==> flow/design.v (excerpt) <==
module LMFE ( clk, reset, Din, in_en, busy, out_valid, Dout, mem_cen, mem_wen, mem_addr, mem_d, mem_q);
For scale: about 4300 cells after synthesis, ~480 flip-flops, ~49 I/O pins, about 0.038 mm2 of cells after synthesis.
Settings: LEC_CHECK=0, CAP_MARGIN=0, CELL_PAD_IN_SITES_DETAIL_PLACEMENT=0, CELL_PAD_IN_SITES_GLOBAL_PLACEMENT=2, CORE_ASPECT_RATIO=1.06, CORE_MARGIN=2, CORE_UTILIZATION=20, CTS_CLUSTER_DIAMETER=77, CTS_CLUSTER_SIZE=69, GPL_ROUTABILITY_DRIVEN=0, GPL_TIMING_DRIVEN=0, MAX_ROUTING_LAYER=met4, MIN_ROUTING_LAYER=met1, PLACE_DENSITY_LB_ADDON=0.28, SLEW_MARGIN=40; clock period 2.85 ns.
run.sh (not shown) runs the stock make flow with config.mk's settings and CLKGATE_MAP_FILE=.
The baseline ran to the end with violations: negative setup slack.
==> next run, changes <==
Settings changed: CAP_MARGIN 0 to 20, CELL_PAD_IN_SITES_DETAIL_PLACEMENT 0 to unset, CELL_PAD_IN_SITES_GLOBAL_PLACEMENT 2 to unset, CORE_ASPECT_RATIO 1.06 to unset, CORE_UTILIZATION 20 to 40, CTS_CLUSTER_DIAMETER 77 to unset, CTS_CLUSTER_SIZE 69 to unset, GPL_ROUTABILITY_DRIVEN 0 to unset, GPL_TIMING_DRIVEN 0 to unset, MAX_ROUTING_LAYER met4 to unset, MIN_ROUTING_LAYER met1 to unset, PLACE_DENSITY_LB_ADDON 0.28 to unset, SLEW_MARGIN 40 to 20.
Clock period 2.85 ns to 4.21 ns, I/O delays scaled along.
Outcome:
- This time the run ran to the end with no violations
- count of clock-buffer cells in the layout went up by 16
- worst hold slack gains 0.051 ns
- wire length went down by 41%
==> next run, changes <==
Settings changed: CORE_MARGIN 2 to 3, HOLD_SLACK_MARGIN set to -0.06, TNS_END_PERCENT set to 60.
Clock period 4.21 ns to 6.0 ns, I/O delays scaled along.
Result: The changed run produced a clean layout. Sequential share of layout area is higher by 0.54 points. Die size is higher by about 1.3%. Final area is lower by 1.8%. Critical path depth is lower by 1. Via count is lower by 1.5%.
==> next run, changes <==
Settings changed: CORE_MARGIN 3 to 2, CORE_UTILIZATION 40 to 16, HOLD_SLACK_MARGIN -0.06 to unset, TNS_END_PERCENT 60 to unset.
Clock period 6.0 ns to 4.21 ns, I/O delays scaled along.
Final area came out higher by 7.0%; die size increases by 140%.
==> next run, changes <==
Settings changed: CORE_UTILIZATION 16 to 36.
Clock period 4.21 ns to 8.77 ns, I/O delays scaled along.
Synthesized cell count is unchanged.
Clock skew stays flat.
Core utilization came out higher by 21 points.
Final cell count goes down by about 24%.

========
Starting RTL as in the previous note.
Settings: LEC_CHECK=0, ABC_AREA=1, CAP_MARGIN=20, CELL_PAD_IN_SITES_DETAIL_PLACEMENT=2, CELL_PAD_IN_SITES_GLOBAL_PLACEMENT=3, CORE_MARGIN=7, CORE_UTILIZATION=40, GPL_ROUTABILITY_DRIVEN=0, HOLD_SLACK_MARGIN=0.23, MAX_ROUTING_LAYER=met4, MIN_ROUTING_LAYER=met2, PLACE_DENSITY_LB_ADDON=0.15, SLEW_MARGIN=20; clock period 6.0 ns.
==> next run, changes <==
==> flow/config.mk (replaced) <==
export PLATFORM = sky130hd
export DESIGN_NAME = LMFE
export DESIGN_NICKNAME = LMFE
export VERILOG_FILES = /design/flow/design.v
export SDC_FILE = /design/flow/constraint.sdc
export NUM_CORES = 4
export LEC_CHECK = 0
export CAP_MARGIN = 20
export CELL_PAD_IN_SITES_GLOBAL_PLACEMENT = 3
export CORE_MARGIN = 2
export CORE_UTILIZATION = 40
export GPL_ROUTABILITY_DRIVEN = 0
export MIN_ROUTING_LAYER = met2
export SLEW_MARGIN = 20
What happened: The new run reached the layout checks and failed them: design-rule violations. Clock-buffer cell count drops by 1. Critical path depth is lower by 7. Non-clock buffer count increases by 23. First-iteration DRC count came out lower by 25%. Cell count went down by 12%. Cell area grows by 1.4%. Worst setup slack improved by 460 ps. Die size is lower by 5.3%.
==> next run, changes <==
--- a/flow/config.mk
+++ b/flow/config.mk
@@ -7,8 +7,11 @@
 export LEC_CHECK = 0
 export CAP_MARGIN = 20
-export CELL_PAD_IN_SITES_GLOBAL_PLACEMENT = 3
-export CORE_MARGIN = 2
+export CELL_PAD_IN_SITES_GLOBAL_PLACEMENT = 1
+export CORE_MARGIN = 10
 export CORE_UTILIZATION = 40
+export CTS_CLUSTER_SIZE = 51
 export GPL_ROUTABILITY_DRIVEN = 0
-export MIN_ROUTING_LAYER = met2
+export HOLD_SLACK_MARGIN = -0.06
+export MAX_ROUTING_LAYER = met4
 export SLEW_MARGIN = 20
+export TNS_END_PERCENT = 60
Outcome: The new run completed with no timing, DRC or antenna violations. Count of clock-buffer cells in the layout goes up by 1. Register-to-register slack loses 70 ps. Die area goes up by 11%. Via count goes down by 29%. Design area is about the same. Worst hold slack loses 7.9 ps.

========
Starting RTL as in the previous note.
make LEC_CHECK=0 CAP_MARGIN=20 CORE_MARGIN=2 CORE_UTILIZATION=68 CTS_CLUSTER_DIAMETER=270 CTS_CLUSTER_SIZE=28 SLEW_MARGIN=20 finish   # period 3.25 ns
The first run finished clean.
Next try:
--- a/flow/config.mk
+++ b/flow/config.mk
@@ -8,6 +8,7 @@
 export CAP_MARGIN = 20
 export CORE_MARGIN = 2
-export CORE_UTILIZATION = 68
-export CTS_CLUSTER_DIAMETER = 270
-export CTS_CLUSTER_SIZE = 28
+export CORE_UTILIZATION = 65
+export CTS_CLUSTER_DIAMETER = 30
+export CTS_CLUSTER_SIZE = 24
+export SETUP_SLACK_MARGIN = 0.85
 export SLEW_MARGIN = 20
Utilization grows by 8.9 points.
Cell area is higher by 17%.
Maximum frequency came out higher by 1.1%.
Cell count came out higher by 6.3%.
Non-clock buffer count climbs by 96.
Die area is higher by 4.5%.
First-iteration DRC count grows by 22%.
Next try:
==> flow/config.mk (replaced) <==
export PLATFORM = sky130hd
export DESIGN_NAME = LMFE
export DESIGN_NICKNAME = LMFE
export VERILOG_FILES = /design/flow/design.v
export SDC_FILE = /design/flow/constraint.sdc
export NUM_CORES = 4
export LEC_CHECK = 0
export ABC_AREA = 1
export CAP_MARGIN = 20
export CORE_MARGIN = 2
export CORE_UTILIZATION = 70
export CTS_CLUSTER_DIAMETER = 371
export SLEW_MARGIN = 20
==> flow/constraint.sdc (replaced) <==
create_clock -name core_clock -period 2.82 [get_ports {clk}]
set_input_delay 0.5640 -clock core_clock [delete_from_list [all_inputs] [get_ports {clk}]]
set_output_delay 0.5640 -clock core_clock [all_outputs]
set_load 0.01 [all_outputs]
After rerunning: This time the run completed and failed the layout checks on negative setup slack. Die size decreases by a little under a tenth. Critical path depth increases by 13. Utilization goes down by 0.51 points. Maximum frequency is higher by a few percent. Cell area came out lower by a little under a tenth. Non-clock buffer count came out higher by 18. First-iteration DRC count came out higher by a quarter to a third.
Next try:
--- a/flow/config.mk
+++ b/flow/config.mk
@@ -7,7 +7,7 @@
 export LEC_CHECK = 0
 export ABC_AREA = 1
-export CAP_MARGIN = 20
+export CAP_MARGIN = 15
 export CORE_MARGIN = 2
 export CORE_UTILIZATION = 70
-export CTS_CLUSTER_DIAMETER = 371
+export CTS_CLUSTER_DIAMETER = 363
 export SLEW_MARGIN = 20
==> flow/constraint.sdc (replaced) <==
create_clock -name core_clock -period 2.7 [get_ports {clk}]
set_input_delay 0.5400 -clock core_clock [delete_from_list [all_inputs] [get_ports {clk}]]
set_output_delay 0.5400 -clock core_clock [all_outputs]
set_load 0.01 [all_outputs]
With this change the flow ended with an error in global routing.
Area after synthesis is unchanged.
Synthesized cell count stays the same.
Die area stays the same.

========
LMFE again, from the RTL that the note above started with.
==> flow/config.mk <==
export PLATFORM = sky130hd
export DESIGN_NAME = LMFE
export DESIGN_NICKNAME = LMFE
export VERILOG_FILES = /design/flow/design.v
export SDC_FILE = /design/flow/constraint.sdc
export NUM_CORES = 4
export LEC_CHECK = 0
export CAP_MARGIN = 20
export CORE_MARGIN = 2
export CORE_UTILIZATION = 70
export SLEW_MARGIN = 20
==> flow/constraint.sdc <==
create_clock -name core_clock -period 3.5 [get_ports {clk}]
set_input_delay 0.7000 -clock core_clock [delete_from_list [all_inputs] [get_ports {clk}]]
set_output_delay 0.7000 -clock core_clock [all_outputs]
set_load 0.01 [all_outputs]
Then changed:
CORE_UTILIZATION = 68   (was 70)
CTS_CLUSTER_DIAMETER = 371   (was unset)
Result: Hold slack is better by 0.014 ns; utilization came out lower by 1.3 points; first-iteration DRC count came out lower by 2.4%; cell area came out higher by 0.82%; worst setup slack is worse by 0.019 ns.
Then changed:
CAP_MARGIN = 15   (was 20)
CORE_UTILIZATION = 70   (was 68)
CTS_CLUSTER_DIAMETER = 93   (was 371)
clock period = 2.91 ns   (was 3.5 ns; I/O delays follow)
What happened: With this change the flow finished but fails on setup timing. Final cell count grows by 4.6%. Hold slack loses 0.023 ns. Routed wire length grows by 20%.
Then changed:
ABC_AREA = 1   (was unset)
CAP_MARGIN = 20   (was 15)
CORE_UTILIZATION = 72   (was 70)
CTS_CLUSTER_DIAMETER = unset   (was 93)
clock period = 5.38 ns   (was 2.91 ns; I/O delays follow)
The changed run completed without violations.
Worst setup slack gets better by 1.6 ns.
First-iteration DRC count drops by 3.0%.
Die area fell by 3.6%.
Hold slack degrades by 0.0096 ns.
Wire length falls by 10%.
Design area came out lower by 15%.
Maximum frequency came out lower by 21%.

========
job 5687:
LMFE again, from the RTL that the note above started with.
Settings: LEC_CHECK=0, CAP_MARGIN=20, CELL_PAD_IN_SITES_DETAIL_PLACEMENT=1, CORE_MARGIN=5, CORE_UTILIZATION=72, CTS_CLUSTER_DIAMETER=30, CTS_CLUSTER_SIZE=57, GPL_ROUTABILITY_DRIVEN=0, PLACE_DENSITY=0.93, SETUP_SLACK_MARGIN=0.7, SLEW_MARGIN=15, TNS_END_PERCENT=50; clock period 4.39 ns.
Job 5687 never completed; the flow aborted with a tool error in detailed placement.
#### Input delta (job 2210 over job 5687)
==> flow/config.mk <==
export PLATFORM = sky130hd
export DESIGN_NAME = LMFE
export DESIGN_NICKNAME = LMFE
export VERILOG_FILES = /design/flow/design.v
export SDC_FILE = /design/flow/constraint.sdc
export NUM_CORES = 4
export LEC_CHECK = 0
export ABC_AREA = 1
export CAP_MARGIN = 20
export CORE_MARGIN = 2
export CORE_UTILIZATION = 66
export CTS_CLUSTER_SIZE = 98
export SLEW_MARGIN = 20
==> flow/constraint.sdc <==
create_clock -name core_clock -period 3.39 [get_ports {clk}]
set_input_delay 0.6780 -clock core_clock [delete_from_list [all_inputs] [get_ports {clk}]]
set_output_delay 0.6780 -clock core_clock [all_outputs]
set_load 0.01 [all_outputs]
Findings:
- Job 2210 reached the final stage; the timing, design-rule and antenna checks on its layout passed.
- Against job 5687, job 2210 comes in 7.7% higher on area of the core.
- Looking at job 5687 and job 2210, the post-synthesis simple-gate area fraction is a wash.
- Area of the die for job 2210: 2.6% up relative to job 5687
- Sequential share of the synthesized area is lower on job 5687
- Between job 5687 and job 2210, post-synthesis cell count from yosys is higher for job 2210, job 5687 comes in under that.
- Summary of job 2210 over job 5687: share of the synthesized netlist area taken by xor and xnor gates shrank by 0.27 points, floorplan net count increased 16%.
[inputs] job 4945 vs job 2210
--- a/flow/config.mk
+++ b/flow/config.mk
@@ -10,4 +10,6 @@
 export CORE_MARGIN = 2
-export CORE_UTILIZATION = 66
-export CTS_CLUSTER_SIZE = 98
+export CORE_UTILIZATION = 72
+export CTS_CLUSTER_DIAMETER = 400
+export CTS_CLUSTER_SIZE = 96
+export PLACE_DENSITY = 0.41
 export SLEW_MARGIN = 20
==> flow/constraint.sdc <==
create_clock -name core_clock -period 2.34 [get_ports {clk}]
set_input_delay 0.4680 -clock core_clock [delete_from_list [all_inputs] [get_ports {clk}]]
set_output_delay 0.4680 -clock core_clock [all_outputs]
set_load 0.01 [all_outputs]
[summary]
The flow ran to completion for all of job 2210 and job 4945 but job 4945, which stopped partway.
As far as summed instance area of the synthesized netlist goes, job 4945 and job 2210 are indistinguishable; the numbers are identical.
Per the comparison of job 4945 with job 2210, number of cells after detailed placement picked up an extra 478, post-synthesis async set-or-reset flop share neither gained nor lost much, placer congestion estimate picked up an extra about 0.6%, starting density of the core picked up an extra 6.3 points.
Chip footprint ended up 4800 um^2 lower on job 4945 than on job 2210.
Input changes introduced in job 3211 (baseline for comparison: job 4945):
--- a/flow/config.mk
+++ b/flow/config.mk
@@ -7,9 +7,5 @@
 export LEC_CHECK = 0
-export ABC_AREA = 1
 export CAP_MARGIN = 20
 export CORE_MARGIN = 2
-export CORE_UTILIZATION = 72
-export CTS_CLUSTER_DIAMETER = 400
-export CTS_CLUSTER_SIZE = 96
-export PLACE_DENSITY = 0.41
+export CORE_UTILIZATION = 40
 export SLEW_MARGIN = 20
==> flow/constraint.sdc <==
create_clock -name core_clock -period 6.0 [get_ports {clk}]
set_input_delay 1.2000 -clock core_clock [delete_from_list [all_inputs] [get_ports {clk}]]
set_output_delay 1.2000 -clock core_clock [all_outputs]
set_load 0.01 [all_outputs]
## What came out
- Between job 4945 and job 3211, sum of net half-perimeters after detailed placement decreased.
- Changes observed in job 3211 relative to job 4945: area after synthesis now sits higher; setup fix buffers added after clock tree synthesis fell 146.
- Job 3211 ended with every stage complete and zero timing, DRC or antenna violations.
Relative to job 3211, the following input files were edited for job 4226:
--- a/flow/config.mk
+++ b/flow/config.mk
@@ -7,5 +7,14 @@
 export LEC_CHECK = 0
-export CAP_MARGIN = 20
-export CORE_MARGIN = 2
+export CAP_MARGIN = 15
+export CELL_PAD_IN_SITES_GLOBAL_PLACEMENT = 1
+export CORE_ASPECT_RATIO = 0.83
+export CORE_MARGIN = 10
 export CORE_UTILIZATION = 40
+export CTS_CLUSTER_SIZE = 23
+export GPL_ROUTABILITY_DRIVEN = 1
+export HOLD_SLACK_MARGIN = -0.06
+export MAX_ROUTING_LAYER = met4
+export PLACE_DENSITY_LB_ADDON = 0.16
+export SETUP_SLACK_MARGIN = 0.61
 export SLEW_MARGIN = 20
+export TNS_END_PERCENT = 60
==> results <==
Critical path data required time for job 4226: 0.02 ns up relative to job 3211. Delta (job 4226 minus job 3211): area growth from synthesis to layout roughly the same, synthesized area comparable, site row count lost 8.9%. Compared with job 3211, in job 4226 detailed-route via count down 179, met1 wire length increased by 12% relative to the old numbers, relative area of clock buffers and inverters in the final design roughly the same, hold slack lower.
